## usb_top_level
module usb_top_level(
    input logic clk,
    input logic n_rst,
    input logic hsel,
    input logic [3:0] haddr,
    input logic [1:0] htrans,
    input logic  [1:0] hsize,
    input logic hwrite,
    input logic [31:0] hwdata,
    output logic [31:0] hrdata,
    output logic hresp,
    output logic hready,
    output logic d_mode,
    input logic d_plus_in,
    input logic d_minus_in,
    output logic d_plus_out,
    output logic d_minus_out,
    output logic [6:0] buffer_occupancy,
    output logic get_rx_data,
    output logic [3:0] tx_packet,
    output logic tx_transfer_active
);
Size: roughly 810 flip-flops, about 96 I/O pins.
clock: 3.7 ns
lec_check: 0
cap_margin: 20
core_margin: 2
core_utilization: 72
cts_cluster_diameter: 355
cts_cluster_size: 20
place_density_lb_addon: 0.26
setup_slack_margin: -0.25
slew_margin: 20
run.sh (not shown) runs the stock make flow with config.mk's settings and CLKGATE_MAP_FILE=.
The first run ran to the end with violations: negative setup slack.
Edit:
Settings changed: CAP_MARGIN 20 to 0, CORE_UTILIZATION 72 to 66, CTS_CLUSTER_DIAMETER 355 to default, CTS_CLUSTER_SIZE 20 to default, HOLD_SLACK_MARGIN from default to 0.29, PLACE_DENSITY_LB_ADDON 0.26 to default, SETUP_SLACK_MARGIN -0.25 to 0.1.
The changed run finished but failed the layout checks on negative setup slack.
Sequential cell count is unchanged.
Final area came out higher by a few percent.
Critical path depth came out higher by 2.
Synthesized area stays the same.
Clock-buffer cell count came out higher by 43.
Global-route usage came out lower by 4.2 points.
Core utilization came out lower by 2.9 points.
Cell count came out higher by a few percent.
Hold slack gains 0.37 ns.
Total power came out higher by about a fifth.
Edit:
Settings changed: CAP_MARGIN 0 to 20, CORE_UTILIZATION 66 to 44, HOLD_SLACK_MARGIN 0.29 to default, SETUP_SLACK_MARGIN 0.1 to default.
Clock period 3.7 ns to 11.3 ns, I/O delays scaled along.
What happened:
- With this change the flow finished clean
- combinational power falls by 76%
- worst hold slack is worse by 0.028 ns
- non-clock buffer count decreases by 375

* * *

exp/garnet:
Starting RTL as in the previous note.
make LEC_CHECK=0 CAP_MARGIN=20 CELL_PAD_IN_SITES_GLOBAL_PLACEMENT=0 CORE_MARGIN=2 CORE_UTILIZATION=41 CTS_CLUSTER_DIAMETER=64 GPL_ROUTABILITY_DRIVEN=1 HOLD_SLACK_MARGIN=-0.08 PLACE_DENSITY_LB_ADDON=0.08 SETUP_SLACK_MARGIN=3.09 SLEW_MARGIN=20 finish   # period 11.3 ns
## Diff of input files: exp/xenon against exp/garnet
==> flow/config.mk <==
export PLATFORM = sky130hd
export DESIGN_NAME = usb_top_level
export DESIGN_NICKNAME = usb_top_level
export VERILOG_FILES = /design/flow/design.v
export SDC_FILE = /design/flow/constraint.sdc
export NUM_CORES = 4
export LEC_CHECK = 0
export CAP_MARGIN = 20
export CORE_MARGIN = 2
export CORE_UTILIZATION = 45
export SLEW_MARGIN = 20
==> flow/constraint.sdc <==
create_clock -name core_clock -period 4.09 [get_ports {clk}]
set_input_delay 0.8180 -clock core_clock [delete_from_list [all_inputs] [get_ports {clk}]]
set_output_delay 0.8180 -clock core_clock [all_outputs]
set_load 0.01 [all_outputs]
Results
- On combinational share of cell area, the lower figure sits with exp/xenon, not exp/garnet.
- Worst hold-check slack on exp/xenon is behind exp/garnet.
- Going from exp/garnet to exp/xenon, HPWL after detailed placement grew by a few percent.
- Relative to exp/garnet, the final standard cell count with taps included and fillers excluded of exp/xenon is higher by 118.
- exp/xenon vs exp/garnet — total CTS buffers dropped by a little under 10%
- exp/xenon ends up with lower signal arrival time at the worst endpoint than exp/garnet does.
diff inputs: exp/xenon => exp/fjord
diff --git a/flow/config.mk b/flow/config.mk
--- a/flow/config.mk
+++ b/flow/config.mk
@@ -8,4 +8,5 @@
 export CAP_MARGIN = 20
 export CORE_MARGIN = 2
-export CORE_UTILIZATION = 45
+export CORE_UTILIZATION = 72
+export SETUP_SLACK_MARGIN = 0.14
 export SLEW_MARGIN = 20
==> flow/constraint.sdc <==
create_clock -name core_clock -period 3.7 [get_ports {clk}]
set_input_delay 0.7400 -clock core_clock [delete_from_list [all_inputs] [get_ports {clk}]]
set_output_delay 0.7400 -clock core_clock [all_outputs]
set_load 0.01 [all_outputs]
[summary]
In the summary table, exp/fjord is marked failed, with error GRT-0232 raised in global routing.
Delta (exp/fjord minus exp/xenon): clock buffer count from CTS went down, floorplan core density went up.
Synthesized cell area essentially unchanged between exp/fjord and exp/xenon.
Instance count of the mapped netlist came out exactly the same in exp/fjord and exp/xenon.
Reported for exp/fjord and exp/xenon, quantity of hold-fixing buffers added after cts turned out identical to the last digit.
Area share of fa/ha/maj cells after synthesis: exp/xenon vs exp/fjord identical
Looking at die area across both flows, exp/fjord is the stronger of the two, with exp/xenon trailing.

* * *

usb_top_level again, from the RTL that the note above started with.
// usb_top_level
module usb_top_level(
    input logic clk,
    input logic n_rst,
    input logic hsel,
    input logic [3:0] haddr,
    input logic [1:0] htrans,
    input logic  [1:0] hsize,
    input logic hwrite,
    input logic [31:0] hwdata,
    output logic [31:0] hrdata,
    output logic hresp,
    output logic hready,
    output logic d_mode,
    input logic d_plus_in,
    input logic d_minus_in,
    output logic d_plus_out,
    output logic d_minus_out,
    output logic [6:0] buffer_occupancy,
    output logic get_rx_data,
    output logic [3:0] tx_packet,
    output logic tx_transfer_active
);
make LEC_CHECK=0 ABC_AREA=1 CAP_MARGIN=15 CORE_ASPECT_RATIO=1.05 CORE_MARGIN=2 CORE_UTILIZATION=70 CTS_CLUSTER_DIAMETER=345 CTS_CLUSTER_SIZE=20 GPL_ROUTABILITY_DRIVEN=1 GPL_TIMING_DRIVEN=1 SETUP_SLACK_MARGIN=0.51 SLEW_MARGIN=30 finish   # period 3.71 ns
==> next run, changes <==
==> flow/config.mk (replaced) <==
export PLATFORM = sky130hd
export DESIGN_NAME = usb_top_level
export DESIGN_NICKNAME = usb_top_level
export VERILOG_FILES = /design/flow/design.v
export SDC_FILE = /design/flow/constraint.sdc
export NUM_CORES = 4
export LEC_CHECK = 0
export CAP_MARGIN = 20
export CORE_MARGIN = 2
export CORE_UTILIZATION = 44
export SLEW_MARGIN = 20
==> flow/constraint.sdc (replaced) <==
create_clock -name core_clock -period 12.0 [get_ports {clk}]
set_input_delay 2.4000 -clock core_clock [delete_from_list [all_inputs] [get_ports {clk}]]
set_output_delay 2.4000 -clock core_clock [all_outputs]
set_load 0.01 [all_outputs]
Outcome: Worst hold slack is better by 0.24 ns. Clock-buffer cell count is higher by 79. Via count is lower by about a fifth. Combinational power is lower by well over a third. Sequential power is lower by well over a third. Non-clock buffer count is lower by 176. Final area is lower by a few percent.
No activity file was given, so power comes from the tool's default toggle rates.
